[flow/config.mk]
export PLATFORM = sky130hd
export DESIGN_NAME = FFT
export DESIGN_NICKNAME = FFT
export VERILOG_FILES = /design/flow/design.v
export SDC_FILE = /design/flow/constraint.sdc
export NUM_CORES = 4
export LEC_CHECK = 0
export ABC_AREA = 1
export CAP_MARGIN = 20
export CORE_MARGIN = 2
export CORE_UTILIZATION = 70
export HOLD_SLACK_MARGIN = 0.27
export SLEW_MARGIN = 20
[flow/constraint.sdc]
create_clock -name core_clock -period 5.13 [get_ports {clk}]
set_input_delay 1.0260 -clock core_clock [delete_from_list [all_inputs] [get_ports {clk}]]
set_output_delay 1.0260 -clock core_clock [all_outputs]
set_load 0.01 [all_outputs]
[flow/design.v]
module SR16(
    input                   clk,
    input                   rst_n,
    input [11:0]             in_r,  
    input [11:0]             in_i,  
    output [11:0]            out_r, 
    output [11:0]            out_i  
);
                    parameter LENGTH = 16;
    integer i;
    reg [11:0] r_bus [LENGTH-1:0];
    reg [11:0] i_bus [LENGTH-1:0];
    assign out_r = r_bus[0];
    assign out_i = i_bus[0];
    always@ (posedge clk or negedge rst_n) begin
        if(!rst_n) begin
            for(i = 0; i < LENGTH; i = i+1) begin
                r_bus[i] <= 0;
                i_bus[i] <= 0;
            end
        end
        else begin
            r_bus[LENGTH-1] <= in_r;
            i_bus[LENGTH-1] <= in_i;
            for(i = 0; i < (LENGTH-1); i = i+1) begin
                r_bus[i] <= r_bus[i+1];
                i_bus[i] <= i_bus[i+1];
            end
        end
    end
endmodule
module SR8(
    input                   clk,
    input                   rst_n,
    input [14:0]            in_r,
    input [14:0]            in_i,
    output [14:0]           out_r,
    output [14:0]           out_i
);
                    parameter LENGTH = 8;
    integer i;
    reg [14:0] r_bus [LENGTH-1:0];
    reg [14:0] i_bus [LENGTH-1:0];
    assign out_r = r_bus[0];
    assign out_i = i_bus[0];
    always@ (posedge clk or negedge rst_n) begin
        if(!rst_n) begin
            for(i = 0; i < LENGTH; i = i+1) begin
                r_bus[i] <= 0;
                i_bus[i] <= 0;
            end
        end
        else begin
            r_bus[LENGTH-1] <= in_r;
            i_bus[LENGTH-1] <= in_i;
            for(i = 0; i < (LENGTH-1); i = i+1) begin
                r_bus[i] <= r_bus[i+1];
                i_bus[i] <= i_bus[i+1];
            end
        end
    end
endmodule
module SR4(
    input                   clk,
    input                   rst_n,
    input [15:0]            in_r,
    input [15:0]            in_i,
    output [15:0]           out_r,
    output [15:0]           out_i
);
                    parameter LENGTH = 4;
    integer i;
    reg [15:0] r_bus [LENGTH-1:0];
    reg [15:0] i_bus [LENGTH-1:0];
    assign out_r = r_bus[0];
    assign out_i = i_bus[0];
    always@ (posedge clk or negedge rst_n) begin
        if(!rst_n) begin
            for(i = 0; i < LENGTH; i = i+1) begin
                r_bus[i] <= 0;
                i_bus[i] <= 0;
            end
        end
        else begin
            r_bus[LENGTH-1] <= in_r;
            i_bus[LENGTH-1] <= in_i;
            for(i = 0; i < (LENGTH-1); i = i+1) begin
                r_bus[i] <= r_bus[i+1];
                i_bus[i] <= i_bus[i+1];
            end
        end
    end
endmodule
module SR2(
    input                   clk,
    input                   rst_n,
    input [16:0]            in_r,
    input [16:0]            in_i,
    output [16:0]           out_r,
    output [16:0]           out_i
);
                    parameter LENGTH = 2;
    integer i;
    reg [16:0] r_bus [LENGTH-1:0];
    reg [16:0] i_bus [LENGTH-1:0];
    assign out_r = r_bus[0];
    assign out_i = i_bus[0];
    always@ (posedge clk or negedge rst_n) begin
        if(!rst_n) begin
            for(i = 0; i < LENGTH; i = i+1) begin
                r_bus[i] <= 0;
                i_bus[i] <= 0;
            end
        end
        else begin
            r_bus[LENGTH-1] <= in_r;
            i_bus[LENGTH-1] <= in_i;
            for(i = 0; i < (LENGTH-1); i = i+1) begin
                r_bus[i] <= r_bus[i+1];
                i_bus[i] <= i_bus[i+1];
            end
        end
    end
endmodule
module SR1(
    input                   clk,
    input                   rst_n,
    input [17:0]            in_r,
    input [17:0]            in_i,
    output [17:0]           out_r,
    output [17:0]           out_i
);
                    parameter LENGTH = 1;
    integer i;
    reg [17:0] r_bus [LENGTH-1:0];
    reg [17:0] i_bus [LENGTH-1:0];
    assign out_r = r_bus[0];
    assign out_i = i_bus[0];
    always@ (posedge clk or negedge rst_n) begin
        if(!rst_n) begin
            for(i = 0; i < LENGTH; i = i+1) begin
                r_bus[i] <= 0;
                i_bus[i] <= 0;
            end
        end
        else begin
            r_bus[LENGTH-1] <= in_r;
            i_bus[LENGTH-1] <= in_i;
            for(i = 0; i < (LENGTH-1); i = i+1) begin
                r_bus[i] <= r_bus[i+1];
                i_bus[i] <= i_bus[i+1];
            end
        end
    end
endmodule
module CTRL16(
    input                       clk,
    input                       rst_n,
    input                       valid_i,
    input signed [10:0]          data_in_r,  
    input signed [10:0]          data_in_i,  
    output reg                  valid_o,         
    output reg [1:0]            state,
    output reg signed [10:0]     data_out_r,  
    output reg signed [10:0]     data_out_i,  
    output reg signed [7:0]     WN_r,
    output reg signed [7:0]     WN_i
);
    parameter IDLE      = 2'b00;
    parameter FIRST     = 2'b01;
    parameter SECOND    = 2'b10;
    parameter WAITING   = 2'b11;
    reg [8:0] count, next_count;
    reg [1:0] next_state;
    reg next_valid_o;
    always@(*) begin
        next_count = count;
        next_state = state;
        next_valid_o = valid_o;
        case(state)
            IDLE: begin
                next_count = 0;
                if(valid_i) begin
                    next_state = WAITING;
                    next_count = 1;
                end
            end
            WAITING: begin
                next_count = count + 1;
                if(count == 16) begin
                    next_state = FIRST;
                    next_valid_o = 1;
                end
            end
            FIRST: begin
                next_count = count + 1;
                if(count == 32) begin
                    next_state = SECOND;
                end
            end
            SECOND: begin
                next_count = count + 1;
                if(count == 48) begin
                    if(valid_i) begin
                        next_state = FIRST;
                        next_count = 17;
                    end
                    else begin
                        next_state = IDLE;
                        next_count = 0;
                        next_valid_o = 0;
                    end
                end
            end
        endcase
    end
    always@(*) begin
        case(count)
            33: begin
                WN_r = 8'b01000000;
                WN_i = 8'b00000000;
            end
            34: begin
                WN_r = 8'b00111110;
                WN_i = 8'b11110011;
            end
            35: begin
                WN_r = 8'b00111011;
                WN_i = 8'b11100111;
            end
            36: begin
                WN_r = 8'b00110101;
                WN_i = 8'b11011100;
            end
            37: begin
                WN_r = 8'b00101101;
                WN_i = 8'b11010010;
            end
            38: begin
                WN_r = 8'b00100011;
                WN_i = 8'b11001010;
            end
            39: begin
                WN_r = 8'b00011000;
                WN_i = 8'b11000100;
            end
            40: begin
                WN_r = 8'b00001100;
                WN_i = 8'b11000001;
            end
            41: begin
                WN_r = 8'b00000000;
                WN_i = 8'b11000000;
            end
            42: begin
                WN_r = 8'b11110011;
                WN_i = 8'b11000001;
            end
            43: begin
                WN_r = 8'b11100111;
                WN_i = 8'b11000100;
            end
            44: begin
                WN_r = 8'b11011100;
                WN_i = 8'b11001010;
            end
            45: begin
                WN_r = 8'b11010010;
                WN_i = 8'b11010010;
            end
            46: begin
                WN_r = 8'b11001010;
                WN_i = 8'b11011100;
            end
            47: begin
                WN_r = 8'b11000100;
                WN_i = 8'b11100111;
            end
            48: begin
                WN_r = 8'b11000001;
                WN_i = 8'b11110011;
            end
            default: begin
                WN_r = 8'b00000000;
                WN_i = 8'b00000000;
            end
        endcase
    end
    always@(posedge clk or negedge rst_n) begin
        if(!rst_n) begin
            state <= IDLE;
            count <= 0;
            data_out_r <= 0;
            data_out_i <= 0;
            valid_o <= 0;
        end
        else begin
            state <= next_state;
            count <= next_count;
            data_out_r <= data_in_r;
            data_out_i <= data_in_i;
            valid_o <= next_valid_o;
        end
    end
endmodule
module CTRL8(
    input                       clk,
    input                       rst_n,
    input                       valid_i,
    input signed [13:0]         data_in_r,
    input signed [13:0]         data_in_i,
    output reg                  valid_o,         
    output reg [1:0]            state,
    output reg signed [13:0]    data_out_r,
    output reg signed [13:0]    data_out_i,
    output reg signed [7:0]     WN_r,
    output reg signed [7:0]     WN_i
);
    parameter IDLE      = 2'b00;
    parameter FIRST     = 2'b01;
    parameter SECOND    = 2'b10;
    parameter WAITING   = 2'b11;
    reg [8:0] count, next_count;
    reg [1:0] next_state;
    reg next_valid_o;
    always@(*) begin
        next_count = count;
        next_state = state;
        next_valid_o = valid_o;
        case(state)
            IDLE: begin
                next_count = 0;
                if(valid_i) begin
                    next_state = WAITING;
                    next_count = 1;
                end
            end
            WAITING: begin
                next_count = count + 1;
                if(count == 8) begin
                    next_state = FIRST;
                    next_valid_o = 1;
                end
            end
            FIRST: begin
                next_count = count + 1;
                if(count == 16) begin
                    next_state = SECOND;
                end
            end
            SECOND: begin
                next_count = count + 1;
                if(count == 24) begin
                    if(valid_i) begin
                        next_state = FIRST;
                        next_count = 9;
                    end
                    else begin
                        next_state = IDLE;
                        next_count = 0;
                        next_valid_o = 0;
                    end
                end
            end
        endcase
    end
    always@(*) begin
        case(count)
            17: begin
                WN_r = 8'b01000000;
                WN_i = 8'b00000000;
            end
            18: begin
                WN_r = 8'b00111011;
                WN_i = 8'b11100111;
            end
            19: begin
                WN_r = 8'b00101101;
                WN_i = 8'b11010010;
            end
            20: begin
                WN_r = 8'b00011000;
                WN_i = 8'b11000100;
            end
            21: begin
                WN_r = 8'b00000000;
                WN_i = 8'b11000000;
            end
            22: begin
                WN_r = 8'b11100111;
                WN_i = 8'b11000100;
            end
            23: begin
                WN_r = 8'b11010010;
                WN_i = 8'b11010010;
            end
            24: begin
                WN_r = 8'b11000100;
                WN_i = 8'b11100111;
            end
            default: begin
                WN_r = 8'b00000000;
                WN_i = 8'b00000000;
            end
        endcase
    end
    always@(posedge clk or negedge rst_n) begin
        if(!rst_n) begin
            state <= IDLE;
            count <= 0;
            data_out_r <= 0;
            data_out_i <= 0;
            valid_o <= 0;
        end
        else begin
            state <= next_state;
            count <= next_count;
            data_out_r <= data_in_r;
            data_out_i <= data_in_i;
            valid_o <= next_valid_o;
        end
    end
endmodule
module CTRL4(
    input                       clk,
    input                       rst_n,
    input                       valid_i,
    input signed [14:0]         data_in_r,
    input signed [14:0]         data_in_i,
    output reg                  valid_o,         
    output reg [1:0]            state,
    output reg signed [14:0]    data_out_r,
    output reg signed [14:0]    data_out_i,
    output reg [7:0]            WN_r,
    output reg [7:0]            WN_i
);
    parameter IDLE      = 2'b00;
    parameter FIRST     = 2'b01;
    parameter SECOND    = 2'b10;
    parameter WAITING   = 2'b11;
    parameter ZERO      = 2'b00;
    parameter ONE       = 2'b01;
    parameter TWO       = 2'b10;
    parameter THREE     = 2'b11;
    reg [8:0] count, next_count;
    reg [1:0] next_state;
    reg next_valid_o;
    always@(*) begin
        next_count = count;
        next_state = state;
        next_valid_o = valid_o;
        case(state)
            IDLE: begin
                next_count = 0;
                if(valid_i) begin
                    next_state = WAITING;
                    next_count = 1;
                end
            end
            WAITING: begin
                next_count = count + 1;
                if(count == 4) begin
                    next_state = FIRST;
                    next_valid_o = 1;
                end
            end
            FIRST: begin
                next_count = count + 1;
                if(count == 8) begin
                    next_state = SECOND;
                end
            end
            SECOND: begin
                next_count = count + 1;
                if(count == 12) begin
                    if(valid_i) begin
                        next_state = FIRST;
                        next_count = 5;
                    end
                    else begin
                        next_state = IDLE;
                        next_count = 0;
                        next_valid_o = 0;
                    end
                end
            end
        endcase
    end
    always@(*) begin
        case(count)
            9: begin
                WN_r = 8'b01000000;
                WN_i = 8'b00000000;
            end
            10: begin
                WN_r = 8'b00101101;
                WN_i = 8'b11010010;
            end
            11: begin
                WN_r = 8'b00000000;
                WN_i = 8'b11000000;
            end
            12: begin
                WN_r = 8'b11010010;
                WN_i = 8'b11010010;
            end
            default: begin
                WN_r = 8'b00000000;
                WN_i = 8'b00000000;
            end
        endcase
    end
    always@(posedge clk or negedge rst_n) begin
        if(!rst_n) begin
            state <= IDLE;
            count <= 0;
            data_out_r <= 0;
            data_out_i <= 0;
            valid_o <= 0;
        end
        else begin
            state <= next_state;
            count <= next_count;
            data_out_r <= data_in_r;
            data_out_i <= data_in_i;
            valid_o <= next_valid_o;
        end
    end
endmodule
module CTRL2(
    input                       clk,
    input                       rst_n,
    input                       valid_i,
    input signed [15:0]         data_in_r,
    input signed [15:0]         data_in_i,
    output reg                  valid_o,         
    output reg [1:0]            state,
    output reg signed [15:0]    data_out_r,
    output reg signed [15:0]    data_out_i,
    output reg [1:0]            WN
);
    parameter IDLE      = 2'b00;
    parameter FIRST     = 2'b01;
    parameter SECOND    = 2'b10;
    parameter WAITING   = 2'b11;
    parameter ZERO      = 2'b00;
    parameter ONE       = 2'b01;
    parameter TWO       = 2'b10;
    parameter THREE     = 2'b11;
    reg [8:0] count, next_count;
    reg [1:0] next_state;
    reg next_valid_o;
    always@(*) begin
        next_count = count;
        next_state = state;
        next_valid_o = valid_o;
        case(state)
            IDLE: begin
                next_count = 0;
                if(valid_i) begin
                    next_state = WAITING;
                    next_count = 1;
                end
            end
            WAITING: begin
                next_count = count + 1;
                if(count == 2) begin
                    next_state = FIRST;
                    next_valid_o = 1;
                end
            end
            FIRST: begin
                next_count = count + 1;
                if(count == 4) begin
                    next_state = SECOND;
                end
            end
            SECOND: begin
                next_count = count + 1;
                if(count == 6) begin
                    if(valid_i) begin
                        next_state = FIRST;
                        next_count = 3;
                    end
                    else begin
                        next_state = IDLE;
                        next_count = 0;
                        next_valid_o = 0;
                    end
                end
            end
        endcase
    end
    always@(*) begin
        case(count)
            5:      WN = ZERO;  
            6:      WN = ONE;   
            default: WN = ZERO;
        endcase
    end
    always@(posedge clk or negedge rst_n) begin
        if(!rst_n) begin
            state <= IDLE;
            count <= 0;
            data_out_r <= 0;
            data_out_i <= 0;
            valid_o <= 0;
        end
        else begin
            state <= next_state;
            count <= next_count;
            data_out_r <= data_in_r;
            data_out_i <= data_in_i;
            valid_o <= next_valid_o;
        end
    end
endmodule
module CTRL1(
    input                       clk,
    input                       rst_n,
    input                       valid_i,
    input signed [16:0]         data_in_r,
    input signed [16:0]         data_in_i,
    output reg                  valid_o,         
    output reg [1:0]            state,
    output reg signed [16:0]    data_out_r,
    output reg signed [16:0]    data_out_i
);
    parameter IDLE      = 2'b00;
    parameter FIRST     = 2'b01;
    parameter SECOND    = 2'b10;
    parameter WAITING   = 2'b11;
    reg [8:0] count, next_count;
    reg [1:0] next_state;
    reg next_valid_o;
    always@(*) begin
        next_count = count;
        next_state = state;
        next_valid_o = valid_o;
        case(state)
            IDLE: begin
                next_count = 0;
                if(valid_i) begin
                    next_state = WAITING;
                    next_count = 1;
                end
            end
            WAITING: begin
                next_count = count + 1;
                if(count == 1) begin
                    next_state = FIRST;
                    next_valid_o = 1;
                end
            end
            FIRST: begin
                next_count = count + 1;
                if(count == 2) begin
                    next_state = SECOND;
                end
            end
            SECOND: begin
                next_count = count + 1;
                if(count == 3) begin
                    if(valid_i) begin
                        next_state = FIRST;
                        next_count = 2;
                    end
                    else begin
                        next_state = IDLE;
                        next_count = 0;
                        next_valid_o = 0;
                    end
                end
            end
        endcase
    end
    always@(posedge clk or negedge rst_n) begin
        if(!rst_n) begin
            state <= IDLE;
            count <= 0;
            data_out_r <= 0;
            data_out_i <= 0;
            valid_o <= 0;
        end
        else begin
            state <= next_state;
            count <= next_count;
            data_out_r <= data_in_r;
            data_out_i <= data_in_i;
            valid_o <= next_valid_o;
        end
    end
endmodule
module BUTTERFLY_R2_1(
    input [1:0]                 state,
    input signed [10:0]          A_r,
    input signed [10:0]          A_i,
    input signed [11:0]          B_r,
    input signed [11:0]          B_i,
    input signed [7:0]          WN_r,
    input signed [7:0]          WN_i,
    output reg signed [13:0]    out_r,
    output reg signed [13:0]    out_i,
    output reg signed [11:0]     SR_r,
    output reg signed [11:0]     SR_i
);
    parameter IDLE      = 2'b00;
    parameter FIRST     = 2'b01;
    parameter SECOND    = 2'b10;
    parameter WAITING   = 2'b11;
    wire signed [19:0] mul13, mul24, mul14, mul23;
    wire signed [20:0] tempA, tempB;
    wire signed [11:0] A_ext_r, A_ext_i;
    wire signed [12:0] ApB_r, ApB_i;
    wire signed [12:0] AmB_r, AmB_i;
    assign A_ext_r = {A_r[10], A_r};
    assign A_ext_i = {A_i[10], A_i};
    assign ApB_r = A_ext_r + B_r;
    assign ApB_i = A_ext_i + B_i;
    assign AmB_r = B_r - A_ext_r;
    assign AmB_i = B_i - A_ext_i;
    assign mul13 = B_r * WN_r;
    assign mul24 = B_i * WN_i;
    assign mul14 = B_r * WN_i;
    assign mul23 = B_i * WN_r;
    assign tempA = mul13 - mul24;
    assign tempB = mul14 + mul23;
    always@(*) begin
        case(state)          
            IDLE: begin
                out_r = 0;
                out_i = 0;
                SR_r = 0;
                SR_i = 0;
            end
            WAITING: begin
                out_r = 0;
                out_i = 0;
                SR_r = A_ext_r;
                SR_i = A_ext_i;
            end
            FIRST: begin
                out_r = {ApB_r[12:0], 1'b0};
                out_i = {ApB_i[12:0], 1'b0};
                SR_r = AmB_r[11:0];  
                SR_i = AmB_i[11:0];
            end
            SECOND: begin
                out_r = {tempA[18:5]};
                out_i = {tempB[18:5]};
                SR_r = A_ext_r;
                SR_i = A_ext_i;
            end
            default: begin
                out_r = 0;
                out_i = 0;
                SR_r = 0;
                SR_i = 0;
            end
        endcase
    end
endmodule
module BUTTERFLY_R2_2(
    input [1:0]                 state,
    input signed [13:0]         A_r,
    input signed [13:0]         A_i,
    input signed [14:0]         B_r,
    input signed [14:0]         B_i,
    input signed [7:0]          WN_r,
    input signed [7:0]          WN_i,
    output reg signed [14:0]    out_r,
    output reg signed [14:0]    out_i,
    output reg signed [14:0]    SR_r,
    output reg signed [14:0]    SR_i
);
    parameter IDLE      = 2'b00;
    parameter FIRST     = 2'b01;
    parameter SECOND    = 2'b10;
    parameter WAITING   = 2'b11;
    wire signed [22:0] mul13, mul24, mul14, mul23;
    wire signed [23:0] tempA, tempB;
    assign mul13 = B_r * WN_r;
    assign mul24 = B_i * WN_i;
    assign mul14 = B_r * WN_i;
    assign mul23 = B_i * WN_r;
    assign tempA = mul13 - mul24;
    assign tempB = mul14 + mul23;
    always@(*) begin
        case(state)          
            IDLE: begin
                out_r = 0;
                out_i = 0;
                SR_r = 0;
                SR_i = 0;
            end
            WAITING: begin
                out_r = 0;
                out_i = 0;
                SR_r = {A_r[13], A_r};
                SR_i = {A_i[13], A_i};
            end
            FIRST: begin
                out_r = $signed({A_r[13], A_r}) + B_r;
                out_i = $signed({A_i[13], A_i}) + B_i;
                SR_r = B_r - $signed({A_r[13], A_r});  
                SR_i = B_i - $signed({A_i[13], A_i});
            end
            SECOND: begin
                out_r = tempA[20:6];
                out_i = tempB[20:6];
                SR_r = {A_r[13], A_r};
                SR_i = {A_i[13], A_i};
            end
            default: begin
                out_r = 0;
                out_i = 0;
                SR_r = 0;
                SR_i = 0;
            end
        endcase
    end
endmodule
module BUTTERFLY_R2_3(
    input [1:0]                 state,
    input signed [14:0]         A_r,
    input signed [14:0]         A_i,
    input signed [15:0]         B_r,
    input signed [15:0]         B_i,
    input signed [7:0]          WN_r,
    input signed [7:0]          WN_i,
    output reg signed [15:0]    out_r,
    output reg signed [15:0]    out_i,
    output reg signed [15:0]    SR_r,
    output reg signed [15:0]    SR_i
);
    parameter IDLE      = 2'b00;
    parameter FIRST     = 2'b01;
    parameter SECOND    = 2'b10;
    parameter WAITING   = 2'b11;
    parameter ZERO      = 2'b00;
    parameter ONE       = 2'b01;
    parameter TWO       = 2'b10;
    parameter THREE     = 2'b11;
    wire signed [23:0] mul13, mul24, mul14, mul23;
    wire signed [24:0] tempA, tempB;
    assign mul13 = B_r * WN_r;
    assign mul24 = B_i * WN_i;
    assign mul14 = B_r * WN_i;
    assign mul23 = B_i * WN_r;
    assign tempA = mul13 - mul24;
    assign tempB = mul14 + mul23;
    always@(*) begin
        case(state)          
            IDLE: begin
                out_r = 0;
                out_i = 0;
                SR_r = 0;
                SR_i = 0;
            end
            WAITING: begin
                out_r = 0;
                out_i = 0;
                SR_r = {A_r[14], A_r};
                SR_i = {A_i[14], A_i};
            end
            FIRST: begin
                out_r = $signed({A_r[14], A_r}) + B_r;
                out_i = $signed({A_i[14], A_i}) + B_i;
                SR_r = B_r - $signed({A_r[14], A_r});  
                SR_i = B_i - $signed({A_i[14], A_i});
            end
            SECOND: begin
                out_r = tempA[21:6];
                out_i = tempB[21:6];
                SR_r = {A_r[14], A_r};
                SR_i = {A_i[14], A_i};
            end
            default: begin
                out_r = 0;
                out_i = 0;
                SR_r = 0;
                SR_i = 0;
            end
        endcase
    end
endmodule
module BUTTERFLY_R2_4(
    input [1:0]                 state,
    input signed [15:0]         A_r,
    input signed [15:0]         A_i,
    input signed [16:0]         B_r,
    input signed [16:0]         B_i,
    input [1:0]                 WN,
    output reg signed [16:0]    out_r,
    output reg signed [16:0]    out_i,
    output reg signed [16:0]    SR_r,
    output reg signed [16:0]    SR_i
);
    parameter IDLE      = 2'b00;
    parameter FIRST     = 2'b01;
    parameter SECOND    = 2'b10;
    parameter WAITING   = 2'b11;
    parameter ZERO      = 2'b00;
    parameter ONE       = 2'b01;
    parameter TWO       = 2'b10;
    parameter THREE     = 2'b11;
    wire [16:0] B_r_neg;
    assign B_r_neg = ~B_r + 1;
    always@(*) begin
        case(state)          
            IDLE: begin
                out_r = 0;
                out_i = 0;
                SR_r = 0;
                SR_i = 0;
            end
            WAITING: begin
                out_r = 0;
                out_i = 0;
                SR_r = {A_r[15], A_r};
                SR_i = {A_i[15], A_i};
            end
            FIRST: begin
                out_r = $signed({A_r[15], A_r}) + B_r;
                out_i = $signed({A_i[15], A_i}) + B_i;
                SR_r = B_r - $signed({A_r[15], A_r});  
                SR_i = B_i - $signed({A_i[15], A_i});
            end
            SECOND: begin
                case(WN)
                    ZERO: begin
                        out_r = B_r;
                        out_i = B_i;
                    end
                    ONE: begin
                        out_r = B_i;
                        out_i = B_r_neg;
                    end
                    default: begin
                        out_r = B_r;
                        out_i = B_i;
                    end
                endcase
                SR_r = {A_r[15], A_r};
                SR_i = {A_i[15], A_i};
            end
            default: begin
                out_r = 0;
                out_i = 0;
                SR_r = 0;
                SR_i = 0;
            end
        endcase
    end
endmodule
module BUTTERFLY_R2_5(
    input [1:0]                 state,
    input signed [16:0]         A_r,
    input signed [16:0]         A_i,
    input signed [17:0]         B_r,
    input signed [17:0]         B_i,
    output reg signed [16:0]    out_r,
    output reg signed [16:0]    out_i,
    output reg signed [17:0]    SR_r,
    output reg signed [17:0]    SR_i
);
    parameter IDLE      = 2'b00;
    parameter FIRST     = 2'b01;
    parameter SECOND    = 2'b10;
    parameter WAITING   = 2'b11;
    always@(*) begin
        case(state)          
            IDLE: begin
                out_r = 0;
                out_i = 0;
                SR_r = 0;
                SR_i = 0;
            end
            WAITING: begin
                out_r = 0;
                out_i = 0;
                SR_r = {A_r[16], A_r};
                SR_i = {A_i[16], A_i};
            end
            FIRST: begin
                out_r = $signed({A_r[16], A_r}) + B_r[17:0];
                out_i = $signed({A_i[16], A_i}) + B_i[17:0];
                SR_r = B_r - $signed({A_r[16], A_r});  
                SR_i = B_i - $signed({A_i[16], A_i});
            end
            SECOND: begin
                out_r = B_r[16:0];
                out_i = B_i[16:0];
                SR_r = {A_r[16], A_r};
                SR_i = {A_i[16], A_i};
            end
            default: begin
                out_r = 0;
                out_i = 0;
                SR_r = 0;
                SR_i = 0;
            end
        endcase
    end
endmodule
module STAGE1(
    input                   clk,
    input                   rst_n,
    input                   valid_i,
    input signed [10:0]      data_in_r,
    input signed [10:0]      data_in_i,
    output                  valid_o,
    output signed [13:0]    data_out_r,
    output signed [13:0]    data_out_i
);
    reg  [10:0] data_in_r_r, data_in_i_r;
    reg  valid_i_r;
    wire [1:0] state_bus;
    wire [7:0] WN_r_bus, WN_i_bus;
    wire [11:0] SR_r_bus, SR_i_bus;
    wire [11:0] FB_r_bus, FB_i_bus;
    wire [10:0] data_r_bus, data_i_bus;
    CTRL16 Control_unit(
        .clk(clk),
        .rst_n(rst_n),
        .valid_i(valid_i_r),
        .data_in_r(data_in_r_r),
        .data_in_i(data_in_i_r),
        .valid_o(valid_o),
        .state(state_bus),
        .data_out_r(data_r_bus),
        .data_out_i(data_i_bus),
        .WN_r(WN_r_bus),
        .WN_i(WN_i_bus)
    );
    SR16 shiftregister(
        .clk(clk),
        .rst_n(rst_n),
        .in_r(SR_r_bus),
        .in_i(SR_i_bus),
        .out_r(FB_r_bus),
        .out_i(FB_i_bus)
    );
    BUTTERFLY_R2_1 butterfly(
        .state(state_bus),
        .A_r(data_r_bus),
        .A_i(data_i_bus),
        .B_r(FB_r_bus),
        .B_i(FB_i_bus),
        .WN_r(WN_r_bus),
        .WN_i(WN_i_bus),
        .out_r(data_out_r),
        .out_i(data_out_i),
        .SR_r(SR_r_bus),
        .SR_i(SR_i_bus)
    );
    always@(posedge clk or negedge rst_n) begin
        if(!rst_n) begin
            data_in_r_r <= 0;
            data_in_i_r <= 0;
            valid_i_r <= 0;
        end
        else begin
            data_in_r_r <= data_in_r;
            data_in_i_r <= data_in_i;
            valid_i_r <= valid_i;
        end
    end
endmodule
module STAGE2(
    input                   clk,
    input                   rst_n,
    input                   valid_i,
    input signed [13:0]     data_in_r,
    input signed [13:0]     data_in_i,
    output                  valid_o,
    output signed [14:0]    data_out_r,
    output signed [14:0]    data_out_i
);
    reg  [13:0] data_in_r_r, data_in_i_r;
    reg  valid_i_r;
    wire [1:0] state_bus;
    wire [7:0] WN_r_bus, WN_i_bus;
    wire [14:0] SR_r_bus, SR_i_bus;
    wire [14:0] FB_r_bus, FB_i_bus;
    wire [13:0] data_r_bus, data_i_bus;
    CTRL8 Control_unit(
        .clk(clk),
        .rst_n(rst_n),
        .valid_i(valid_i_r),
        .data_in_r(data_in_r_r),
        .data_in_i(data_in_i_r),
        .valid_o(valid_o),
        .state(state_bus),
        .data_out_r(data_r_bus),
        .data_out_i(data_i_bus),
        .WN_r(WN_r_bus),
        .WN_i(WN_i_bus)
    );
    SR8 shiftregister(
        .clk(clk),
        .rst_n(rst_n),
        .in_r(SR_r_bus),
        .in_i(SR_i_bus),
        .out_r(FB_r_bus),
        .out_i(FB_i_bus)
    );
    BUTTERFLY_R2_2 butterfly(
        .state(state_bus),
        .A_r(data_r_bus),
        .A_i(data_i_bus),
        .B_r(FB_r_bus),
        .B_i(FB_i_bus),
        .WN_r(WN_r_bus),
        .WN_i(WN_i_bus),
        .out_r(data_out_r),
        .out_i(data_out_i),
        .SR_r(SR_r_bus),
        .SR_i(SR_i_bus)
    );
    always@(posedge clk or negedge rst_n) begin
        if(!rst_n) begin
            data_in_r_r <= 0;
            data_in_i_r <= 0;
            valid_i_r <= 0;
        end
        else begin
            data_in_r_r <= data_in_r;
            data_in_i_r <= data_in_i;
            valid_i_r <= valid_i;
        end
    end
endmodule
module STAGE3(
    input                   clk,
    input                   rst_n,
    input                   valid_i,
    input signed [14:0]     data_in_r,
    input signed [14:0]     data_in_i,
    output                  valid_o,
    output signed [15:0]    data_out_r,
    output signed [15:0]    data_out_i
);
    reg  [14:0] data_in_r_r, data_in_i_r;
    reg  valid_i_r;
    wire [1:0] state_bus;
    wire [7:0] WN_r_bus, WN_i_bus;
    wire [15:0] SR_r_bus, SR_i_bus;
    wire [15:0] FB_r_bus, FB_i_bus;
    wire [14:0] data_r_bus, data_i_bus;
    CTRL4 Control_unit(
        .clk(clk),
        .rst_n(rst_n),
        .valid_i(valid_i_r),
        .data_in_r(data_in_r_r),
        .data_in_i(data_in_i_r),
        .valid_o(valid_o),
        .state(state_bus),
        .data_out_r(data_r_bus),
        .data_out_i(data_i_bus),
        .WN_r(WN_r_bus),
        .WN_i(WN_i_bus)
    );
    SR4 shiftregister(
        .clk(clk),
        .rst_n(rst_n),
        .in_r(SR_r_bus),
        .in_i(SR_i_bus),
        .out_r(FB_r_bus),
        .out_i(FB_i_bus)
    );
    BUTTERFLY_R2_3 butterfly(
        .state(state_bus),
        .A_r(data_r_bus),
        .A_i(data_i_bus),
        .B_r(FB_r_bus),
        .B_i(FB_i_bus),
        .WN_r(WN_r_bus),
        .WN_i(WN_i_bus),
        .out_r(data_out_r),
        .out_i(data_out_i),
        .SR_r(SR_r_bus),
        .SR_i(SR_i_bus)
    );
    always@(posedge clk or negedge rst_n) begin
        if(!rst_n) begin
            data_in_r_r <= 0;
            data_in_i_r <= 0;
            valid_i_r <= 0;
        end
        else begin
            data_in_r_r <= data_in_r;
            data_in_i_r <= data_in_i;
            valid_i_r <= valid_i;
        end
    end
endmodule
module STAGE4(
    input                   clk,
    input                   rst_n,
    input                   valid_i,
    input signed [15:0]     data_in_r,
    input signed [15:0]     data_in_i,
    output                  valid_o,
    output signed [16:0]    data_out_r,
    output signed [16:0]    data_out_i
);
    reg  [15:0] data_in_r_r, data_in_i_r;
    reg  valid_i_r;
    wire [1:0] state_bus;
    wire [1:0] WN;
    wire [16:0] SR_r_bus, SR_i_bus;
    wire [16:0] FB_r_bus, FB_i_bus;
    wire [15:0] data_r_bus, data_i_bus;
    CTRL2 Control_unit(
        .clk(clk),
        .rst_n(rst_n),
        .valid_i(valid_i_r),
        .data_in_r(data_in_r_r),
        .data_in_i(data_in_i_r),
        .valid_o(valid_o),
        .state(state_bus),
        .data_out_r(data_r_bus),
        .data_out_i(data_i_bus),
        .WN(WN)
    );
    SR2 shiftregister(
        .clk(clk),
        .rst_n(rst_n),
        .in_r(SR_r_bus),
        .in_i(SR_i_bus),
        .out_r(FB_r_bus),
        .out_i(FB_i_bus)
    );
    BUTTERFLY_R2_4 butterfly(
        .state(state_bus),
        .A_r(data_r_bus),
        .A_i(data_i_bus),
        .B_r(FB_r_bus),
        .B_i(FB_i_bus),
        .WN(WN),
        .out_r(data_out_r),
        .out_i(data_out_i),
        .SR_r(SR_r_bus),
        .SR_i(SR_i_bus)
    );
    always@(posedge clk or negedge rst_n) begin
        if(!rst_n) begin
            data_in_r_r <= 0;
            data_in_i_r <= 0;
            valid_i_r <= 0;
        end
        else begin
            data_in_r_r <= data_in_r;
            data_in_i_r <= data_in_i;
            valid_i_r <= valid_i;
        end
    end
endmodule
module STAGE5(
    input                   clk,
    input                   rst_n,
    input                   valid_i,
    input signed [16:0]     data_in_r,
    input signed [16:0]     data_in_i,
    output                  valid_o,
    output signed [16:0]    data_out_r,
    output signed [16:0]    data_out_i
);
    reg  [16:0] data_in_r_r, data_in_i_r;
    reg  valid_i_r;
    wire [1:0] state_bus;
    wire [17:0] SR_r_bus, SR_i_bus;
    wire [17:0] FB_r_bus, FB_i_bus;
    wire [16:0] data_r_bus, data_i_bus;
    CTRL1 Control_unit(
        .clk(clk),
        .rst_n(rst_n),
        .valid_i(valid_i_r),
        .data_in_r(data_in_r_r),
        .data_in_i(data_in_i_r),
        .valid_o(valid_o),
        .state(state_bus),
        .data_out_r(data_r_bus),
        .data_out_i(data_i_bus)
    );
    SR1 shiftregister(
        .clk(clk),
        .rst_n(rst_n),
        .in_r(SR_r_bus),
        .in_i(SR_i_bus),
        .out_r(FB_r_bus),
        .out_i(FB_i_bus)
    );
    BUTTERFLY_R2_5 butterfly(
        .state(state_bus),
        .A_r(data_r_bus),
        .A_i(data_i_bus),
        .B_r(FB_r_bus),
        .B_i(FB_i_bus),
        .out_r(data_out_r),
        .out_i(data_out_i),
        .SR_r(SR_r_bus),
        .SR_i(SR_i_bus)
    );
    always@(posedge clk or negedge rst_n) begin
        if(!rst_n) begin
            data_in_r_r <= 0;
            data_in_i_r <= 0;
            valid_i_r <= 0;
        end
        else begin
            data_in_r_r <= data_in_r;
            data_in_i_r <= data_in_i;
            valid_i_r <= valid_i;
        end
    end
endmodule
module SORTING(
    clk,
    rst_n,
    start_sorting,
    out_r,
    out_i,
    answer,
    seq
);
input                 clk, rst_n, start_sorting;
input  [16:0]         out_r;
input  [16:0]         out_i;
output [16:0]         answer;
output reg            seq;
integer i, j;
reg [8:0] count, next_count;
reg next_finish;
reg [16:0] answer_moved;
reg start, next_start;
reg [16:0] result[0:63];
reg [16:0] next_result_r[0:31];
reg [16:0] next_result_i[0:31];
assign answer = answer_moved;
always@(*) begin
    next_count = count;
    next_finish = seq;
    next_start = start;
    if(start_sorting || start) begin
        next_count = count + 1; 
        next_start = 1;
    end
    case(count)
        32: answer_moved = result[0];
        33: answer_moved = result[1];
        34: answer_moved = result[2];
        35: answer_moved = result[3];
        36: answer_moved = result[4];
        37: answer_moved = result[5];
        38: answer_moved = result[6];
        39: answer_moved = result[7];
        40: answer_moved = result[8];
        41: answer_moved = result[9];
        42: answer_moved = result[10];
        43: answer_moved = result[11];
        44: answer_moved = result[12];
        45: answer_moved = result[13];
        46: answer_moved = result[14];
        47: answer_moved = result[15];
        48: answer_moved = result[16];
        49: answer_moved = result[17];
        50: answer_moved = result[18];
        51: answer_moved = result[19];
        52: answer_moved = result[20];
        53: answer_moved = result[21];
        54: answer_moved = result[22];
        55: answer_moved = result[23];
        56: answer_moved = result[24];
        57: answer_moved = result[25];
        58: answer_moved = result[26];
        59: answer_moved = result[27];
        60: answer_moved = result[28];
        61: answer_moved = result[29];
        62: answer_moved = result[30];
        63: answer_moved = result[31];
        64: answer_moved = result[32];
        65: answer_moved = result[33];
        66: answer_moved = result[34];
        67: answer_moved = result[35];
        68: answer_moved = result[36];
        69: answer_moved = result[37];
        70: answer_moved = result[38];
        71: answer_moved = result[39];
        72: answer_moved = result[40];
        73: answer_moved = result[41];
        74: answer_moved = result[42];
        75: answer_moved = result[43];
        76: answer_moved = result[44];
        77: answer_moved = result[45];
        78: answer_moved = result[46];
        79: answer_moved = result[47];
        80: answer_moved = result[48];
        81: answer_moved = result[49];
        82: answer_moved = result[50];
        83: answer_moved = result[51];
        84: answer_moved = result[52];
        85: answer_moved = result[53];
        86: answer_moved = result[54];
        87: answer_moved = result[55];
        88: answer_moved = result[56];
        89: answer_moved = result[57];
        90: answer_moved = result[58];
        91: answer_moved = result[59];
        92: answer_moved = result[60];
        93: answer_moved = result[61];
        94: answer_moved = result[62];
        95: answer_moved = result[63];
        default: begin
            answer_moved = 0;
        end    
    endcase
    if(count == 31) next_finish = 1;
    if(count == 95) begin
        next_finish = 0;
        next_start = 0;
        next_count = 0;
    end
end
always@(*) begin
    for (i = 0; i < 32; i = i+1) begin
        next_result_r[i] = result[i];
        next_result_i[i] = result[i+32];
    end
    case(count)
        0 : begin
            if(start_sorting) begin
                next_result_r[0] = out_r;
                next_result_i[0] = out_i;
            end
        end
        1 : begin
            next_result_r[16] = out_r;
            next_result_i[16] = out_i;
        end
        2 : begin
            next_result_r[8] = out_r;
            next_result_i[8] = out_i;
        end
        3 : begin
            next_result_r[24] = out_r;
            next_result_i[24] = out_i;
        end
        4 : begin
            next_result_r[4] = out_r;
            next_result_i[4] = out_i;
        end
        5 : begin
            next_result_r[20] = out_r;
            next_result_i[20] = out_i;
        end
        6 : begin
            next_result_r[12] = out_r;
            next_result_i[12] = out_i;
        end
        7 : begin
            next_result_r[28] = out_r;
            next_result_i[28] = out_i;
        end
        8 : begin
            next_result_r[2] = out_r;
            next_result_i[2] = out_i;
        end
        9 : begin
            next_result_r[18] = out_r;
            next_result_i[18] = out_i;
        end
        10 : begin
            next_result_r[10] = out_r;
            next_result_i[10] = out_i;
        end
        11 : begin
            next_result_r[26] = out_r;
            next_result_i[26] = out_i;
        end
        12 : begin
            next_result_r[6] = out_r;
            next_result_i[6] = out_i;
        end
        13 : begin
            next_result_r[22] = out_r;
            next_result_i[22] = out_i;
        end
        14 : begin
            next_result_r[14] = out_r;
            next_result_i[14] = out_i;
        end
        15 : begin
            next_result_r[30] = out_r;
            next_result_i[30] = out_i;
        end
        16 : begin
            next_result_r[1] = out_r;
            next_result_i[1] = out_i;
        end
        17 : begin
            next_result_r[17] = out_r;
            next_result_i[17] = out_i;
        end
        18 : begin
            next_result_r[9] = out_r;
            next_result_i[9] = out_i;
        end
        19 : begin
            next_result_r[25] = out_r;
            next_result_i[25] = out_i;
        end
        20 : begin
            next_result_r[5] = out_r;
            next_result_i[5] = out_i;
        end
        21 : begin
            next_result_r[21] = out_r;
            next_result_i[21] = out_i;
        end
        22 : begin
            next_result_r[13] = out_r;
            next_result_i[13] = out_i;
        end
        23 : begin
            next_result_r[29] = out_r;
            next_result_i[29] = out_i;
        end
        24 : begin
            next_result_r[3] = out_r;
            next_result_i[3] = out_i;
        end
        25 : begin
            next_result_r[19] = out_r;
            next_result_i[19] = out_i;
        end
        26 : begin
            next_result_r[11] = out_r;
            next_result_i[11] = out_i;
        end
        27 : begin
            next_result_r[27] = out_r;
            next_result_i[27] = out_i;
        end
        28 : begin
            next_result_r[7] = out_r;
            next_result_i[7] = out_i;
        end
        29 : begin
            next_result_r[23] = out_r;
            next_result_i[23] = out_i;
        end
        30 : begin
            next_result_r[15] = out_r;
            next_result_i[15] = out_i;
        end
        31 : begin
            next_result_r[31] = out_r;
            next_result_i[31] = out_i;
        end
        default: begin
            for (i = 0; i < 32; i = i+1) begin
                next_result_r[i] = result[i];
                next_result_i[i] = result[i+32];
            end
        end
    endcase
end
always@(posedge clk or negedge rst_n) begin
    if(!rst_n)begin
        count <= 0;
        seq <= 0;
        start <= 0;
        for (i = 0; i < 32; i = i+1) begin
            result[i] <= 0;
            result[i+32] <= 0;
        end
    end
    else begin
        count <= next_count;
        seq <= next_finish;
        start <= next_start;
        for (i = 0; i < 32; i = i+1) begin
            result[i] <= next_result_r[i];
            result[i+32] <= next_result_i[i];
        end
    end
end
endmodule
module FFT(
    input                   clk,
    input                   rst_n,
    input                   valid_i,
    input signed [10:0]      x_r,
    output                  finish,
    output signed [16:0]    answer
);
    wire [0:3] valid_o_bus;
    wire [13:0] data_r_bus_1, data_i_bus_1;
    wire [14:0] data_r_bus_2, data_i_bus_2;
    wire [15:0] data_r_bus_3, data_i_bus_3;
    wire [16:0] data_r_bus_4, data_i_bus_4;
    wire [16:0] X_r, X_i;
    wire         done;
    STAGE1 stg1(
        .clk(clk),
        .rst_n(rst_n),
        .valid_i(valid_i),
        .data_in_r(x_r),
        .data_in_i(11'd0),
        .valid_o(valid_o_bus[0]),
        .data_out_r(data_r_bus_1),
        .data_out_i(data_i_bus_1)
    );
    STAGE2 stg2(
        .clk(clk),
        .rst_n(rst_n),
        .valid_i(valid_o_bus[0]),
        .data_in_r(data_r_bus_1),
        .data_in_i(data_i_bus_1),
        .valid_o(valid_o_bus[1]),
        .data_out_r(data_r_bus_2),
        .data_out_i(data_i_bus_2)
    );
    STAGE3 stg3(
        .clk(clk),
        .rst_n(rst_n),
        .valid_i(valid_o_bus[1]),
        .data_in_r(data_r_bus_2),
        .data_in_i(data_i_bus_2),
        .valid_o(valid_o_bus[2]),
        .data_out_r(data_r_bus_3),
        .data_out_i(data_i_bus_3)
    );
    STAGE4 stg4(
        .clk(clk),
        .rst_n(rst_n),
        .valid_i(valid_o_bus[2]),
        .data_in_r(data_r_bus_3),
        .data_in_i(data_i_bus_3),
        .valid_o(valid_o_bus[3]),
        .data_out_r(data_r_bus_4),
        .data_out_i(data_i_bus_4)
    );
    STAGE5 stg5(
        .clk(clk),
        .rst_n(rst_n),
        .valid_i(valid_o_bus[3]),
        .data_in_r(data_r_bus_4),
        .data_in_i(data_i_bus_4),
        .valid_o(done),
        .data_out_r(X_r),
        .data_out_i(X_i)
    );
    SORTING sort(
        .clk(clk),
        .rst_n(rst_n),
        .start_sorting(done),
        .out_r(X_r),
        .out_i(X_i),
        .answer(answer),
        .seq(finish)
);
endmodule
[flow/run.sh]
#!/bin/bash
# the make line also repeats each setting of config.mk as NAME=value (left out here)
make -C /OpenROAD-flow-scripts/flow DESIGN_CONFIG=/design/flow/config.mk WORK_HOME=/design/flow/orfs CLKGATE_MAP_FILE= finish
==> run summary, run 1 <==
Observations from the implementation run.

Outcome:
- The run stopped with a tool error.
- The flow stopped in global routing.
- The first error in the log reads "[ERROR GRT-0116] Global routing finished with congestion. Check the congestion regions in the DRC Viewer".

Placement:
- The run puts the total placed instance area at 151000 um^2.
- The run puts the placed wire-length estimate after detailed placement at 373 mm.
- The run puts the global placer's final weighted congestion at 1.10.
- The run gives the number of port buffers as 31.
- The run gives the post-placement setup slack as -1.56 ns.

Synthesis:
- The run puts the number of nets in the synthesized netlist at 17100.
- The run puts the count of flip-flops with a built-in enable after synthesis at 0.
- In the synthesized netlist the dominant register cell turns out to be sky130_fd_sc_hd__dfrtp_1.
- The main area contributors are sky130_fd_sc_hd__dfrtp_1 42%, sky130_fd_sc_hd__fa_1 15%, sky130_fd_sc_hd__nand2_1 9.0%.
- The run gives the total of flip-flops plus latches after synthesis as 2298.
- The commonest cells after synthesis are 3320 x sky130_fd_sc_hd__nand2_1, 2550 x sky130_fd_sc_hd__inv_1, 2293 x sky130_fd_sc_hd__dfrtp_1.
- The run puts the arithmetic-cell share of the synthesized area counting full adders, half adders and majority gates at 22.0%.
- Per Yosys stat, the portion of area used by sequential elements is 41.8%.
- By instance count, the leading cell after synthesis is sky130_fd_sc_hd__nand2_1.
- The run gives the netlist area before placement as 138000 um^2.
- Counting distinct cell types in the post-synthesis netlist gives 77.
- The run gives the main logic family after synthesis as adder cells.
- The run puts the average instance area after synthesis at 8.98 um^2.
- The number of cells reported by Yosys stat comes to 15300.
- The run puts the multiplexer share of the synthesized area at 0.00727%.
- The run gives the fraction of synthesized cell area taken by the top area cell type as 41.7%.
- Of the total synthesized cell area, the portion taken by AND-OR and OR-AND cells is 10.5%.
- The run gives the post-synthesis async set-or-reset flop share as 100%.
- The run puts the yosys synthesis chip area at 138000 um^2.
- The run puts the fraction of synthesized cell area in xor and xnor cells at 0.814%.
- Yosys printed 34 warnings.
- The biggest area contributor in the post-synthesis netlist is sky130_fd_sc_hd__dfrtp_1.
- The run gives the gate count after technology mapping as 15300.
- In this run, the synthesized area fraction spent on and/or/nand/nor cells is recorded as 16.0%.

Clock tree:
- The run gives the worst-case clock buffer depth as 3.
- The run gives the total CTS buffers as 226.
- The run gives the clock root buffer master as sky130_fd_sc_hd__clkbuf_16.
- The run puts the CTS H-tree depth at 4.
- The run puts the clock net sink count at 2298.

Global routing:
- The run gives the total global routing overflow as 425.
- Global routing used 64.8% of the available tracks.

Floorplanning:
- After floorplanning, the core was divided into 162 placement rows.
- The run gives the total die size as 200000 um^2.
- The run gives the number of I/O pins as 32.
- The floorplan step defined a core boundary enclosing 195000 um^2.
- The run gives the effective utilization at floorplan as 70.6%.
- The run puts the width of the die at 448 um.
- The run gives the height of the die as 448 um.
-- metal layers --
metal / overflow / track usage (%)
met5: 4 / 28.2
met4: 126 / 52.7
met3: 48 / 46.7
met2: 208 / 81.2
met1: 39 / 70.8
-- metrics by stage --
stage / utilization [%] / hold slack [ns] / setup TNS [ns] / instances
2_1_floorplan: - / 0.331 / -37.45 / 15300
3_3_place_gp: 77.3 / 0.331 / -80.34 / 18700
3_5_place_dp: 77.4 / 0.335 / -94.68 / 18700
4_1_cts: 82.7 / 0.335 / -81.17 / 19200
-- timing repair --
action | 4_1_cts
endpoints found under the setup margin | 107
pin swaps | 157
hold endpoints to repair | 71
buffers inserted | 77
cloned | 4
hold buffers | 1
resized | 424
==> run 2, diff against run 1 <==
Settings changed: ABC_AREA 1 to default, CORE_UTILIZATION 70 to 40, HOLD_SLACK_MARGIN 0.27 to default.
Clock period 5.13 ns to 8.83 ns, I/O delays scaled along.
==> run summary, run 2 <==
Results of the full flow below.

Pwr:
- The clock network accounts for 49.7% of the total power.
- The run puts the internal portion of total power at 16.7 mW.
- Per report_power, the combinational group accounts for 1.1% of the total.
- The run puts the net switching power figure at 4.72 mW.
- The run puts the power consumed by the clock network at 10.7 mW.
- The run puts the peak supply drop at 0.000222 V.
- The run puts the power of the combinational group at 0.245 mW.
- In this run switching power makes up 22.0% of total power.
- The run puts the power drawn by the sequential cells at 10.5 mW.
- In this run, flip-flops and latches consume 49.1% of the power.
- The run puts the areal power density over the cells at 145 nW/um^2.
- The script extracted a total leakage power of 70.6 nW.
- The run gives the top power group as clock.

Worst setup path:
- The run puts the worst stage delay on the critical path at 0.83 ns.
- The run puts the critical-path maximum fanout at 9.
- The run puts the worst endpoint required time at 9.61 ns.
- Among the stages of the critical path, the cell type that occurs most often is sky130_fd_sc_hd__fa_1.
- The run gives the count of buffer and inverter cells on the critical path as 4.
- The worst register-to-register path ends at stg3.data_in_i_r[14].
- The worst setup path is captured at a flop.
- The run gives the cell family with the largest share of critical-path delay as adder cells.
- Per the timing report, the most critical flop-to-flop path originates at stg2.Control_unit.count[5].
- Per STA, the endpoint of the critical path is stg3.data_in_i_r[14].
- In this run the register-to-register setup slack is 0.41 ns.
- The run gives the critical path startpoint as stg2.Control_unit.count[5].
- The critical path runs through a total of 23 cells.
- The run gives the arrival time reported for the critical path endpoint as 9.20 ns.
- The report lists the cells along the critical path as nor4_1 > nand2_1 > a21o_1 > a21oi_2 > buf_4 > nand2_1 > fa_1 > inv_1 > fa_1 > fa_1 > fa_1 > fa_1 > inv_1 > fa_1 > inv_1 > ha_1 > a21oi_1 > nor4b_1 > o32ai_2 > o41a_2 > a311o_2 > xnor2_1 > a22o_1.
- STA classifies the critical path startpoint as a flop.
- The run gives the cell count of the worst reg-to-reg path as 23.
- The run gives the cell type of the slowest stage on the worst timing path as sky130_fd_sc_hd__nor4b_1.
- The run gives the start-to-end type of the worst setup path as flop to flop.

Clock tree:
- The run puts the number of setup buffers added after CTS at 0 (-100%).
- The total CTS buffers is 245 (+8.4%).
- The number of hold buffers added after CTS came to 0 (-1).
- The run gives the clock-pin slew reported for the worst setup and hold paths after clock tree synthesis as 0.06 ns.
- The run gives the latest clock arrival within the worst-skew pair as 1.04 ns.
- The run puts the CTS H-tree depth at 4 (unchanged).
- The run gives the count of instances resized after the clock tree is built as 0 (-100%).
- The worst-case clock buffer depth is 4 (+1).
- The tree is rooted in a sky130_fd_sc_hd__clkbuf_16.
- TritonCTS built the clock tree.
- The clock net sink count is 2298 (unchanged).

Synthesis:
- The run gives the yosys warning tally as 34 (unchanged).
- The run puts the share of the yosys chip area belonging to registers at 43.2% (+1.4 points).
- The run puts the count of flip-flops with a built-in enable after synthesis at 0 (unchanged).
- The netlist area before placement came to 133000 um^2 (-3.2%).
- The run gives the library cell with the highest instance count after synthesis as sky130_fd_sc_hd__dfrtp_1.
- The run gives the post-synthesis async set-or-reset flop share as 100% (unchanged).
- The run gives the fraction of synthesized cell area taken by the top area cell type as 43.1% (+1.4 points).
- The run puts the yosys synthesis chip area at 133000 um^2 (-3.2%).
- The run gives the main logic family after synthesis as adder cells.
- By count the netlist is led by 2293 x sky130_fd_sc_hd__dfrtp_1, 1764 x sky130_fd_sc_hd__nand2_1, 1649 x sky130_fd_sc_hd__inv_1.
- The run puts the and-or/or-and share of the synthesized area at 12.5% (+2.0 points).
- The count of different cell masters after synthesis was 87 (+13%).
- The fraction of synthesized cell area in xor and xnor cells is 2.91% (+2.1 points).
- Per the synthesis report, the dominant area consumer among library cells is sky130_fd_sc_hd__dfrtp_1.
- The run puts the number of nets in the synthesized netlist at 14900 (-13%).
- The run gives the average instance area after synthesis as 10.2 um^2 (+14%).
- The run gives the cell count in the Yosys report as 13100 (-15%).
- The run puts the gate count after technology mapping at 13100 (-15%).
- The run gives the dominant register cell in the synthesized netlist as sky130_fd_sc_hd__dfrtp_1.
- By area the synthesized netlist is led by sky130_fd_sc_hd__dfrtp_1 43%, sky130_fd_sc_hd__fa_1 16%, sky130_fd_sc_hd__ha_1 6.8%.
- The arithmetic-cell share of the synthesized area counting full adders, half adders and majority gates came to 22.8% (+0.74 points).
- The run gives the post-synthesis simple-gate area fraction as 11.7% (-4.3 points).
- The run gives the total of flip-flops plus latches after synthesis as 2298 (unchanged).
- The multiplexer share of the synthesized area was 0.238% (+0.23 points).

Drt:
- The run puts the total via count in the routed design at 94100.
- The wire length recorded after detailed routing is 404 mm.
- Using the TritonRoute via totals, the vias-per-cell ratio works out to 5.38.
- The run gives the remaining routing DRC violations as 0.
- The run puts the routed wirelength normalized by instance count at 23.1 um.
- The run puts the count of antenna-violating nets left after detailed routing at 0.
- The run gives the iteration tally of the first detailed-router pass as 7.
- The run gives the count of routing violations after the opening detailed-route iteration as 9099.

Worst hold path:
- The run gives the worst min-delay path endpoint as stg5.Control_unit.data_out_i[11].
- The report gives the cell count of the worst hold path as 0.
- The tightest min-delay check is of the flop to flop type.
- For the worst min-delay path, the startpoint reported by OpenROAD is stg5.data_in_i_r[11].

Cells and area:
- The run puts the layout overhead on the synthesized area at 10.8%.
- The run gives the utilization after layout as 44.6%.
- The run puts the number of nets at the end of the flow at 14700.
- The run puts the number of fillers in the final layout at 31400.

Floorplanning:
- The run puts the number of placement rows at 211 (+30%).
- The run puts the effective utilization at floorplan at 40.3% (-30 points).
- The run puts the area of the core region at 331000 um^2 (+70%).
- The run gives the total die size as 338000 um^2 (+69%).
- The height of the die was 581 um (+30%).
- The run gives the number of I/O pins as 32 (unchanged).
- The width of the die came to 581 um (+30%).

Timing:
- The run puts the max-slew violation count at 0.
- The run puts the hold violation total from the final report at 0.
- The run gives the accumulated negative setup slack as 0 ns.
- The run gives the actual slew at the worst max-slew pin as 1.31 ns.
- The run puts the final setup violation count at 0.
- The worst pin sits at a relative slew slack of 11.7%.
- The run puts the post-route clock period utilization at 95.3%.
- Based on the critical path, the design can be clocked at up to 0.119 GHz.
- Setup repair after global routing left no endpoint under its margin.
- Subtracting the final worst setup slack from the clock period gives 8.42 ns.
- The run gives the worst-case clock skew as 0.204 ns.

Global routing:
- The run gives the number of global-route vias before repair as 95600.
- The run puts the number of antenna violations at the first check in global routing at 11.
- The first global-routing pass estimated 616 mm of wire.
- The run puts the total global routing overflow at 0.
- The run puts the maximum number of pins on one net before global-route repair at 199.
- The run gives the aggregate global-route resource usage as 24.0%.

Placement:
- The run gives the number of port buffers as 31 (unchanged).
- The global placer's final weighted congestion is 0.922 (-16%).
- The run puts the placed wire-length estimate after detailed placement at 280 mm (-25%).

Run:
- The run puts the number of maximum-capacitance violations at 0.
- The run gives the count of warning messages emitted by the tools as 215.

Outcome:
- The run finished with no timing, DRC or antenna violations.
run 2: final cells by class:
type | instances | area, um^2 | area share (%)
antenna | 7 | 17.5 | 0.0119
clock buffer | 335 | 7000 | 4.74
clock inverter | 116 | 1380 | 0.934
inverter | 1656 | 6220 | 4.21
multi-input combinational | 8406 | 67500 | 45.7
sequential | 2298 | 57500 | 39.0
tap | 4366 | 5460 | 3.70
timing repair buffer | 307 | 2540 | 1.72
run 2: metrics by stage:
step	hold slack, ns	setup slack (ns)	instance area, um^2	instances	power (mW)
after CTS	0.218	0.483	148000	17500	21.7
after detailed placement	0.335	0.437	139000	17000	11.0
final	0.197	0.414	148000	17500	21.5
after global routing	0.226	0.0767	148000	17500	22.1
after global placement	0.331	0.499	139000	17000	11.0
after floorplan	0.331	1.26	133000	13100	10.8
run 2: per-layer routing:
metal	up-vias	routed length (um)	global-route usage [%]
li1	42300	-	-
met1	47500	169000	32.7
met2	3480	184000	38.0
met3	859	33100	4.70
met4	2	17700	9.03
met5	-	12	0
==> run 3, diff against run 2 <==
Clock period 8.83 ns to 10.0 ns, I/O delays scaled along.
==> run summary, run 3 <==
Results of the full flow below.

Pwr:
- The run puts the areal power density over the cells at 131 nW/um^2 (-9.8%).
- The run puts the reported leakage power at 70.6 nW (about the same).
- The run gives the power drawn by the sequential cells as 9.31 mW (-10%).
- The run gives the internal portion of total power as 15.1 mW (-9.7%).
- The sum of internal, switching and leakage power came to 19.4 mW (-9.6%).
- The group that draws the most power in this run is clock.
- The run gives the power consumed by the clock network as 9.87 mW (-8%).
- Combinational power for this build is 0.214 mW.
- The run gives the net switching power figure as 4.28 mW (-9.2%).
- The run puts the register share of total power at 48.0% (-1.1 points).
- The run gives the fraction of power consumed by the clock network as 50.9% (+1.2 points).
- The run puts the peak supply drop at 0.000163 V (-26%).
- The run puts the portion of total power attributed to combinational logic at 1.1% (about the same).
- The run gives the switching share of power as 22.1% (+0.10 points).

Clock tree:
- The run puts the CTS H-tree depth at 5 (+1).
- The run puts the clock-pin slew reported for the worst setup and hold paths after clock tree synthesis at 0.06 ns (about the same).
- The run puts the latest clock arrival within the worst-skew pair at 0.96 ns (-0.08 ns).
- The run puts the worst-case clock buffer depth at 4 (unchanged).
- The run gives the number of hold buffers added after CTS as 0 (unchanged).
- The run gives the count of instances resized after the clock tree is built as 0 (unchanged).
- The run puts the total CTS buffers at 264 (+7.8%).
- The run puts the clock net sink count at 2298 (unchanged).
- The run gives the clock root buffer master as sky130_fd_sc_hd__clkbuf_16.
- The run gives the TritonCTS clock tree as built.
- The run gives the number of setup buffers added after CTS as 0 (unchanged).

Worst setup path:
- The run gives the cell type of the slowest stage on the worst timing path as sky130_fd_sc_hd__a21oi_2.
- The run puts the critical-path maximum fanout at 10 (+1).
- The worst-case register-to-register setup slack came to 1.34 ns (+0.93 ns).
- The run gives the count of buffer and inverter cells on the critical path as 4 (unchanged).
- The run puts the arrival time reported for the critical path endpoint at 9.38 ns (+0.18 ns).
- The kind of cell with the highest combined delay along the critical path is adder cells.
- The run gives the most numerous cell on the critical path as sky130_fd_sc_hd__fa_1.
- The run puts the worst stage delay on the critical path at 0.62 ns (-0.21 ns).
- The run gives the critical path capture point type as a flop.
- The run gives the critical path startpoint as stg2.Control_unit.count[5].
- The total number of cells along the worst setup path was 24 (+4.3%).
- The run puts the cell count of the worst reg-to-reg path at 24 (+4.3%).
- Looking at the reg2reg group, the worst path ends at stg3.data_in_r_r[14].
- For the worst reg-to-reg path, the startpoint reported by OpenROAD is stg2.Control_unit.count[5].
- The worst setup path is of the flop to flop kind.
- In this run the critical path is formed by nor4_1 > nand2_1 > a21o_1 > a21oi_2 > buf_4 > nand2_1 > fa_1 > fa_1 > inv_1 > fa_1 > fa_1 > fa_1 > inv_1 > fa_1 > inv_1 > ha_1 > a2111o_1 > a211oi_1 > o21bai_1 > o21ai_0 > a21oi_1 > a31oi_1 > xnor2_1 > o22ai_1.
- STA classifies the critical path startpoint as a flop.
- Following the worst setup path forward leads to its endpoint at stg3.data_in_r_r[14].
- The run puts the worst endpoint required time at 10.72 ns (+1.11 ns).

Synthesis:
- The run puts the cell count in the Yosys report at 13100 (unchanged).
- For this run, the leading register cell type out of synthesis is sky130_fd_sc_hd__dfrtp_1.
- The run puts the number of nets in the synthesized netlist at 14900 (unchanged).
- Ranked by instance count, the synthesized netlist is headed by 2293 x sky130_fd_sc_hd__dfrtp_1, 1764 x sky130_fd_sc_hd__nand2_1, 1649 x sky130_fd_sc_hd__inv_1.
- The run gives the count of different cell masters after synthesis as 87 (unchanged).
- The run gives the and-or/or-and share of the synthesized area as 12.5% (unchanged).
- The run gives the yosys warning tally as 34 (unchanged).
- The run puts the post-synthesis simple-gate area fraction at 11.7% (unchanged).
- In the synthesized netlist, the dominant kind of combinational cell is adder cells.
- The arithmetic-cell share of the synthesized area counting full adders, half adders and majority gates came to 22.8% (unchanged).
- The run puts the share of the yosys chip area belonging to registers at 43.2% (unchanged).
- The fraction of synthesized cell area taken by the top area cell type was 43.1% (unchanged).
- The run gives the count of flip-flops with a built-in enable after synthesis as 0 (unchanged).
- The run puts the multiplexer share of the synthesized area at 0.238% (unchanged).
- In the post-synthesis netlist, the cell with the most instances is sky130_fd_sc_hd__dfrtp_1.
- The run puts the post-synthesis async set-or-reset flop share at 100% (unchanged).
- Sorting the synthesized cells by area gives the leading types as sky130_fd_sc_hd__dfrtp_1 43%, sky130_fd_sc_hd__fa_1 16%, sky130_fd_sc_hd__ha_1 6.8%.
- The run puts the average instance area after synthesis at 10.2 um^2 (unchanged).
- The gate count after technology mapping came to 13100 (unchanged).
- The run gives the yosys synthesis chip area as 133000 um^2 (unchanged).
- The run gives the fraction of synthesized cell area in xor and xnor cells as 2.91% (unchanged).
- The netlist area before placement was 133000 um^2 (unchanged).
- sky130_fd_sc_hd__dfrtp_1 takes more of the synthesized area than any other cell.
- The run gives the total of flip-flops plus latches after synthesis as 2298 (unchanged).

Drt:
- The count of routing violations after the opening detailed-route iteration came to 9133 (+0.37%).
- The routed wirelength normalized by instance count is 23.1 um (+0.10%).
- The run puts the remaining routing DRC violations at 0 (unchanged).
- The run gives the detailed-route vias per instance as 5.41 (+0.51%).
- The run gives the count of antenna-violating nets left after detailed routing as 0 (unchanged).
- The run gives the final routed wirelength across all metal layers as 404 mm (about the same).
- The run gives the iteration tally of the first detailed-router pass as 9 (+2).
- The total via count in the routed design was 94500 (+0.40%).

Placement:
- The run gives the placed wire-length estimate after detailed placement as 275 mm (-1.5%).
- The run gives the number of port buffers as 31 (unchanged).
- The number of cells after detailed placement was 17000 (-0.16%).
- The run puts the global placer's final weighted congestion at 0.908 (-1.5%).
- The run gives the post-placement setup slack as 1.46 ns (+1.02 ns).

Floorplanning:
- The run gives the area of the core region as 331000 um^2 (unchanged).
- The run puts the total die size at 338000 um^2 (unchanged).
- The number of I/O pins came to 32 (unchanged).
- The run puts the number of placement rows at 211 (unchanged).
- The height of the die is 581 um (unchanged).
- The run gives the effective utilization at floorplan as 40.3% (unchanged).
- The run puts the width of the die at 581 um (unchanged).

Worst hold path:
- The run puts the hold path depth at 0 (unchanged).
- The run gives the worst min-delay path endpoint as stg3.shiftregister.i_bus[2][5].
- The tightest min-delay check is of the flop to flop type.
- The run gives the worst min-delay path startpoint as stg3.shiftregister.i_bus[3][5].

Timing:
- The run puts the post-route minimum period at 8.66 ns (+0.244 ns).
- The actual slew at the worst max-slew pin was 1.22 ns (-0.0892 ns).
- Setup repair after global routing left no endpoint under its margin.
- The run gives the worst-case clock skew as 0.152 ns (-0.0520 ns).
- The run gives the accumulated negative setup slack as 0 ns (unchanged).
- The hold violation total from the final report is 0 (unchanged).
- The top achievable clock speed came to 0.115 GHz (-2.8%).
- The final setup violation count was 0 (unchanged).
- The max-slew violation count is 0 (unchanged).
- The run gives the worst-case headroom to the max-slew limit as 18.3% (+6.7 points).
- The worst setup slack after layout was 1.34 ns (+0.926 ns).
- The run puts the post-route clock period utilization at 86.6% (-8.7 points).

Global routing:
- The run gives the number of global-route vias before repair as 95400 (-0.17%).
- The run puts the routing usage on met1 at 33.0% (+0.24 points).
- The run puts the total global routing overflow at 0 (unchanged).
- The number of antenna violations at the first check in global routing came to 11 (unchanged).
- The maximum number of pins on one net before global-route repair was 199 (unchanged).
- The run gives the aggregate global-route resource usage as 24.0% (-0.046 points).
- The met3 track demand over resource in global routing was 4.60% (-0.10 points).
- The run gives the busiest layer in global routing as met2.
- The global-route met2 utilization is 37.7% (-0.36 points).
- The run gives the wire length of the first global-routing pass as 615 mm (-0.17%).

Cells and area:
- The run gives the final standard cell count with taps included and fillers excluded as 17500 (-0.11%).
- The run gives the number of nets at the end of the flow as 14700 (-0.054%).
- The flow measured a signed area growth from synthesis to layout of 10.9%.

Run:
- The run gives the count of warning messages emitted by the tools as 218 (+1.4%).
- The run gives the number of maximum-capacitance violations as 0 (unchanged).

Outcome:
- The flow ran to the end and the layout has no timing, DRC or antenna violations.
## run 3: per-layer routing
layer  share of wire [%]  routed length, um  vias to the layer above
met5              0.0064                 26                        -
met4                 4.2              16900                        4
met3                 8.3              33600                      816
met2                  45             183000                     3577
met1                  42             170000                    47800
li1                    -                  -                    42300
## run 3: stage by stage
step,cell area [um^2],hold slack [ns],utilization (%)
6_report,148000,0.273,44.7
5_1_grt,148000,0.295,44.7
4_1_cts,148000,0.274,44.6
3_5_place_dp,139000,0.335,42.0
3_3_place_gp,139000,0.331,42.0
2_1_floorplan,133000,0.331,-
## run 3: cell type report
type / instances / area [um^2]
Tap cell: 4366 / 5460
Clock buffer: 358 / 7430
Clock inverter: 102 / 1360
Antenna cell: 5 / 12.5
Timing Repair Buffer: 280 / 2370
Multi-Input combinational cell: 8406 / 67500
Inverter: 1656 / 6220
Fill cell: 31200 / 183000
Sequential cell: 2298 / 57500
Power is estimated from default activity; no workload was simulated.
